==> job 9042: inputs <==
==> flow/design.v (excerpt) <==
module dut #(
    parameter int DATAW = 16
)(
    input  wire                 clk,
    input  wire                 rst_n,
    input  wire                 in_valid,
    output wire                 in_ready,
    input  wire signed [DATAW-1:0] in_data,
    output reg                  out_valid,
    input  wire                 out_ready,
    output reg signed [2*DATAW-1:0] out_data
);
    assign in_ready = rst_n && (!out_valid || out_ready);
    always @(posedge clk or negedge rst_n) begin
        if (!rst_n) begin
            out_valid <= 1'b0;
            out_data  <= '0;
        end else begin
            if (in_valid && in_ready) begin
                out_data  <= in_data * in_data;  
                out_valid <= 1'b1;
            end else if (out_valid && out_ready) begin
                out_valid <= 1'b0;
            end
        end
    end
endmodule
clock: 6.26 ns
lec_check: 0
cap_margin: 20
core_margin: 2
core_utilization: 72
cts_cluster_size: 22
place_density_lb_addon: 0.27
setup_slack_margin: -0.15
slew_margin: 20
run.sh (not shown) runs the stock make flow with config.mk's settings and CLKGATE_MAP_FILE=.
==> job 7254: changes against job 9042 <==
Settings changed: CORE_UTILIZATION 72 to 68, CTS_CLUSTER_SIZE 22 to unset, PLACE_DENSITY set to 0.6, PLACE_DENSITY_LB_ADDON 0.27 to unset, SETUP_SLACK_MARGIN -0.15 to unset.
==> flow/constraint.sdc (replaced) <==
create_clock -name core_clock -period 6.47 [get_ports {clk}]
set_input_delay 1.2940 -clock core_clock [delete_from_list [all_inputs] [get_ports {clk}]]
set_output_delay 1.2940 -clock core_clock [all_outputs]
set_load 0.01 [all_outputs]
==> job 4176: changes against job 9042 <==
Settings changed: CORE_UTILIZATION 72 to 56, CTS_CLUSTER_SIZE 22 to unset, PLACE_DENSITY set to 0.6, PLACE_DENSITY_LB_ADDON 0.27 to unset, SETUP_SLACK_MARGIN -0.15 to unset, SLEW_MARGIN 20 to 40.
==> flow/constraint.sdc (replaced) <==
create_clock -name core_clock -period 7.5 [get_ports {clk}]
set_input_delay 1.5000 -clock core_clock [delete_from_list [all_inputs] [get_ports {clk}]]
set_output_delay 1.5000 -clock core_clock [all_outputs]
set_load 0.01 [all_outputs]
==> job 5272: changes against job 9042 <==
Settings changed: CELL_PAD_IN_SITES_GLOBAL_PLACEMENT set to 3, CORE_UTILIZATION 72 to 40, CTS_CLUSTER_DIAMETER set to 395, CTS_CLUSTER_SIZE 22 to 100, PLACE_DENSITY set to 0.57, PLACE_DENSITY_LB_ADDON 0.27 to unset, SETUP_SLACK_MARGIN -0.15 to -0.66, TNS_END_PERCENT set to 5.
==> flow/constraint.sdc (replaced) <==
create_clock -name core_clock -period 7.5 [get_ports {clk}]
set_input_delay 1.5000 -clock core_clock [delete_from_list [all_inputs] [get_ports {clk}]]
set_output_delay 1.5000 -clock core_clock [all_outputs]
set_load 0.01 [all_outputs]
==> out/qor.yml <==
status: "stopped before the end"
lastStage: "global routing (5_1_grt)"
tool.error: "[ERROR GRT-0116] Global routing finished with congestion. Check the congestion regions in the DRC Viewer."
dpl-instance-area_um2: 12400
grt_usage_pct: 70.6
The numbers above come from job 9042.

==> out/qor.yml <==
syn2layout_area_growth_pct: 15.4
sh_comb_area_pct: 68.3
drt_iter0_markers: 259
dpl-instance-area_um2: 11700
crit_path_max_fanout: 7
netlist_area_um2: 10300
grt_usage_pct: 25.1
status: "timing/DRC/antenna clean"
The numbers above come from job 4176.

==> out/qor.yml <==
violations: "setup timing"
setup_viol: 20
grt_usage_pct: 38.6
status: "failed layout checks"
setup_ws_ps: -856
dpl-instance-area_um2: 12500
The numbers above come from job 7254.

==> out/qor.yml <==
status: "timing/DRC/antenna clean"
core_area_um2: 25200
period_minus_slack_ps: 7270
grt_usage_pct: 19.8
dpl-instance-area_um2: 12000
ant_nets: 0
The numbers above come from job 5272.


---

==> trial 41: inputs <==
==> flow/design.v <==
`timescale 1ns/1ps
module dut #(
    parameter int DATAW = 16
)(
    input  wire                 clk,
    input  wire                 rst_n,
    input  wire                 in_valid,
    output wire                 in_ready,
    input  wire signed [DATAW-1:0] in_data,
    output reg                  out_valid,
    input  wire                 out_ready,
    output reg signed [2*DATAW-1:0] out_data
);
    assign in_ready = rst_n && (!out_valid || out_ready);
    always @(posedge clk or negedge rst_n) begin
        if (!rst_n) begin
            out_valid <= 1'b0;
            out_data  <= '0;
        end else begin
            if (in_valid && in_ready) begin
                out_data  <= in_data * in_data;  
                out_valid <= 1'b1;
            end else if (out_valid && out_ready) begin
                out_valid <= 1'b0;
            end
        end
    end
endmodule
==> flow/run.sh <==
#!/bin/bash
# the make line also repeats each setting of config.mk as NAME=value (left out here)
make -C /OpenROAD-flow-scripts/flow DESIGN_CONFIG=/design/flow/config.mk WORK_HOME=/design/flow/orfs CLKGATE_MAP_FILE= finish
==> flow/config.mk <==
export PLATFORM = sky130hd
export DESIGN_NAME = dut
export DESIGN_NICKNAME = dut
export VERILOG_FILES = /design/flow/design.v
export SDC_FILE = /design/flow/constraint.sdc
export NUM_CORES = 4
export LEC_CHECK = 0
export CAP_MARGIN = 20
export CORE_MARGIN = 2
export CORE_UTILIZATION = 72
export CTS_CLUSTER_DIAMETER = 85
export CTS_CLUSTER_SIZE = 24
export PLACE_DENSITY_LB_ADDON = 0.27
export SLEW_MARGIN = 20
==> flow/constraint.sdc <==
create_clock -name core_clock -period 6.86 [get_ports {clk}]
set_input_delay 1.3720 -clock core_clock [delete_from_list [all_inputs] [get_ports {clk}]]
set_output_delay 1.3720 -clock core_clock [all_outputs]
set_load 0.01 [all_outputs]
==> trial 50 (differences from trial 41) <==
Settings changed: CORE_UTILIZATION 72 to 19, CTS_CLUSTER_DIAMETER 85 to unset, CTS_CLUSTER_SIZE 24 to unset, GPL_ROUTABILITY_DRIVEN set to 0, GPL_TIMING_DRIVEN set to 0, PLACE_DENSITY_LB_ADDON 0.27 to unset.
==> flow/constraint.sdc (replaced) <==
create_clock -name core_clock -period 7.5 [get_ports {clk}]
set_input_delay 1.5000 -clock core_clock [delete_from_list [all_inputs] [get_ports {clk}]]
set_output_delay 1.5000 -clock core_clock [all_outputs]
set_load 0.01 [all_outputs]
==> comparison table <==
metric	trial 41	trial 50
Status	did not finish	timing/DRC/antenna clean
Failing step	global routing (5_1_grt)	-
Yosys cell types	56	56
Clock sink count	32	32
Post-CTS resize count	38	35
Root buffer cell	sky130_fd_sc_hd__clkbuf_16	sky130_fd_sc_hd__clkbuf_16
Area after detailed placement	0.0123 mm^2	0.0117 mm^2
Total clock buffers created by CTS	5	5
Ys Warns	1	1
Area of the core	0.0139 mm^2	0.0537 mm^2
Horizontal die dimension	124 um	237 um
Yosys-reported design area after synthesis	0.0103 mm^2	0.0103 mm^2
Post-CTS setup repair buffer count	1	2
Floorplan-stage core utilization	73.8%	19.2%
CTS max path bufs	2	2
Worst slack at placement	-0.605 ns	-1.08 ns
Die H	124 um	237 um
Overall chip area	0.0153 mm^2	0.0560 mm^2
Share of flip-flops with an asynchronous set or reset after synthesis	100%	100%
Final HPWL from detailed placement	24400 um	22600 um
Placed insts	1514	1885
Port Buffer Count	52	50
# rows	43	85
